==> build 5 <==
// amber_mul
module amber_mul (
input                       i_clk,
input                       i_rst,           
input                       i_start,
input                       i_accumulate,    
input       [31:0]          i_a,             
input       [31:0]          i_b,             
input       [31:0]          i_c,             
output                      o_ready,
output                      o_done,
output      [31:0]          o_result,
output      [1:0]           o_flags          
);
reg         busy;
reg         acc_q;
reg  [31:0] a_q;
reg  [31:0] c_q;
reg         done_d1;
reg         done_d2;
reg         done_d3;
wire        mult_done;
wire        take;
wire [31:0] mult_a;
wire [1:0]  mult_function;
assign take          = i_start && !busy;
assign o_ready       = !busy;
assign mult_a        = done_d2 ? c_q : a_q;
assign mult_function = busy ? { acc_q, 1'd0 } : { i_accumulate, take };
always @ ( posedge i_clk )
    if ( take )
        begin
        acc_q <= i_accumulate;
        a_q   <= i_a;
        c_q   <= i_c;
        end
always @ ( posedge i_clk )
  ...
make LEC_CHECK=0 CAP_MARGIN=20 CORE_MARGIN=2 CORE_UTILIZATION=69 CTS_CLUSTER_SIZE=40 PLACE_DENSITY=0.64 SLEW_MARGIN=20 finish   # period 4.07 ns
run.sh (not shown) runs the stock make flow with config.mk's settings and CLKGATE_MAP_FILE=.
==> build 9 (differences from build 5) <==
- CAP_MARGIN: 20 -> 35
- CORE_UTILIZATION: 69 -> 66
- CTS_CLUSTER_SIZE: 40 -> unset
- PLACE_DENSITY: 0.64 -> 0.6
- SETUP_SLACK_MARGIN: unset -> -0.25
==> build 6 (differences from build 5) <==
- ABC_AREA: unset -> 1
- CORE_UTILIZATION: 69 -> 72
- CTS_CLUSTER_SIZE: 40 -> unset
- MAX_ROUTING_LAYER: unset -> met4
- PLACE_DENSITY: 0.64 -> unset
- PLACE_DENSITY_LB_ADDON: unset -> 0.02
- SETUP_SLACK_MARGIN: unset -> 0.85
==> flow/constraint.sdc (replaced) <==
create_clock -name core_clock -period 2.88 [get_ports {i_clk}]
set_input_delay 0.5760 -clock core_clock [delete_from_list [all_inputs] [get_ports {i_clk}]]
set_output_delay 0.5760 -clock core_clock [all_outputs]
set_load 0.01 [all_outputs]
==> trial 97 (differences from build 5) <==
- CORE_UTILIZATION: 69 -> 40
- CTS_CLUSTER_SIZE: 40 -> unset
- PLACE_DENSITY: 0.64 -> 0.6
==> flow/constraint.sdc (replaced) <==
create_clock -name core_clock -period 5.0 [get_ports {i_clk}]
set_input_delay 1.0000 -clock core_clock [delete_from_list [all_inputs] [get_ports {i_clk}]]
set_output_delay 1.0000 -clock core_clock [all_outputs]
set_load 0.01 [all_outputs]
==> impl_results.html <==
<h3>Flow metrics</h3>
<table>
<tr><th>Metric</th><th>Value</th></tr>
<tr><th colspan="2">Synthesis</th></tr>
<tr><td>Chip area from the yosys synthesis statistics</td><td>11100 um2</td></tr>
<tr><td>Post-synth top area share</td><td>0.358</td></tr>
<tr><td>Commonest cells post-synth</td><td>nand2_1 (392), nor2_1 (187), inv_1 (164), edfxtp_1 (132), a21oi_1 (126)</td></tr>
<tr><td>Mapped Cells</td><td>1500</td></tr>
<tr><td>Multiplexer share</td><td>0.000904</td></tr>
<tr><td>Adder Area Share</td><td>0.0816</td></tr>
<tr><td>Top non-seq family</td><td>simple AND/OR/NAND/NOR gates</td></tr>
<tr><th colspan="2">Run status</th></tr>
<tr><td>Tool Error</td><td>[ERROR DPL-0038] Utilization greater than 100%, impossible to legalize</td></tr>
<tr><td>Last stage reached</td><td>4_1_cts</td></tr>
<tr><td>Run status</td><td>stopped before the end</td></tr>
<tr><th colspan="2">Placed design</th></tr>
<tr><td>Placed cells</td><td>1942</td></tr>
<tr><th colspan="2">Die</th></tr>
<tr><td>Cell row count</td><td>45</td></tr>
</table>
# the run above: build 6

==> impl_results.html <==
<h3>Flow metrics</h3>
<table>
<tr><th>Metric</th><th>Value</th></tr>
<tr><th colspan="2">Synthesis</th></tr>
<tr><td>Adder Area Share</td><td>0.0885</td></tr>
<tr><td>Mapped Cells</td><td>1020</td></tr>
<tr><td>Commonest cells post-synth</td><td>edfxtp_1 (132), nor2_1 (70), ha_1 (69), o21ai_0 (65), a21oi_1 (63)</td></tr>
<tr><td>Chip area from the yosys synthesis statistics</td><td>10200 um2</td></tr>
<tr><td>Top non-seq family</td><td>AND-OR/OR-AND gates</td></tr>
<tr><td>Multiplexer share</td><td>0.0419</td></tr>
<tr><td>Post-synth top area share</td><td>0.388</td></tr>
<tr><td>Most popular library cell in the synthesized design by count</td><td>edfxtp_1</td></tr>
<tr><th colspan="2">Run status</th></tr>
<tr><td>Run status</td><td>stopped before the end</td></tr>
<tr><td>Last stage reached</td><td>5_1_grt</td></tr>
<tr><th colspan="2">Placed design</th></tr>
<tr><td>Placed cells</td><td>1412</td></tr>
<tr><th colspan="2">Die</th></tr>
<tr><td>Cell row count</td><td>44</td></tr>
<tr><th colspan="2">Clocking</th></tr>
<tr><td>Number of buffers added by the clock tree synthesis step</td><td>17</td></tr>
</table>
# the run above: build 5

==> impl_results.html <==
<!-- implementation run metrics -->
<table>
<tr><th>Metric</th><th>Value</th></tr>
<tr><th colspan="2">Run status</th></tr>
<tr><td>Run status</td><td>finished clean</td></tr>
<tr><th colspan="2">GRT</th></tr>
<tr><td>Met1 layer usage reported by global route</td><td>0.297</td></tr>
<tr><td>Leftover overflow at the end of global routing</td><td>0</td></tr>
<tr><th colspan="2">Synthesis</th></tr>
<tr><td>Top non-seq family</td><td>AND-OR/OR-AND gates</td></tr>
<tr><td>Mapped Cells</td><td>1020</td></tr>
<tr><td>Commonest cells post-synth</td><td>edfxtp_1 (132), nor2_1 (70), ha_1 (69), o21ai_0 (65), a21oi_1 (63)</td></tr>
<tr><td>Chip area from the yosys synthesis statistics</td><td>10200 um2</td></tr>
<tr><td>Post-synth top area share</td><td>0.388</td></tr>
<tr><td>Multiplexer share</td><td>0.0419</td></tr>
<tr><td>Adder Area Share</td><td>0.0885</td></tr>
<tr><th colspan="2">Power and ir drop</th></tr>
<tr><td>Logic gate share of total power</td><td>0.309</td></tr>
<tr><td>Cell internal power dissipation</td><td>2.79 mW</td></tr>
<tr><th colspan="2">Cells and area</th></tr>
<tr><td>Layout buffering overhead excluding clock cells</td><td>0.127</td></tr>
<tr><th colspan="2">Route</th></tr>
<tr><td>DRT Wirelength</td><td>27.5 mm</td></tr>
</table>
# the run above: trial 97

==> impl_results.html <==
<!-- implementation run metrics -->
<table>
<tr><th>Metric</th><th>Value</th></tr>
<tr><th colspan="2">Cells and area</th></tr>
<tr><td>FILL cells</td><td>552</td></tr>
<tr><th colspan="2">Synthesis</th></tr>
<tr><td>Number of enable flip-flop cells</td><td>132</td></tr>
<tr><td>Multiplexer share</td><td>0.0419</td></tr>
<tr><td>Chip area from the yosys synthesis statistics</td><td>10200 um2</td></tr>
<tr><td>Mapped Cells</td><td>1020</td></tr>
<tr><td>Post-synth top area share</td><td>0.388</td></tr>
<tr><td>Commonest cells post-synth</td><td>edfxtp_1 (132), nor2_1 (70), ha_1 (69), o21ai_0 (65), a21oi_1 (63)</td></tr>
<tr><td>Adder Area Share</td><td>0.0885</td></tr>
<tr><td>Top non-seq family</td><td>AND-OR/OR-AND gates</td></tr>
<tr><th colspan="2">Critical path</th></tr>
<tr><td>Crit path max-delay cell type</td><td>or4_4</td></tr>
<tr><td>Critical path's largest stage delay</td><td>600 ps</td></tr>
<tr><th colspan="2">STA</th></tr>
<tr><td>Finish-stage setup viols</td><td>20</td></tr>
<tr><td>Final WS setup</td><td>-690 ps</td></tr>
<tr><th colspan="2">Run status</th></tr>
<tr><td>Run status</td><td>finished with violations</td></tr>
<tr><td>Failed layout checks</td><td>negative setup slack</td></tr>
<tr><th colspan="2">Die</th></tr>
<tr><td>Cell row count</td><td>45</td></tr>
<tr><th colspan="2">Placed design</th></tr>
<tr><td>Placed cells</td><td>1443</td></tr>
</table>
# the run above: build 9

Power is estimated from default activity; no workload was simulated.
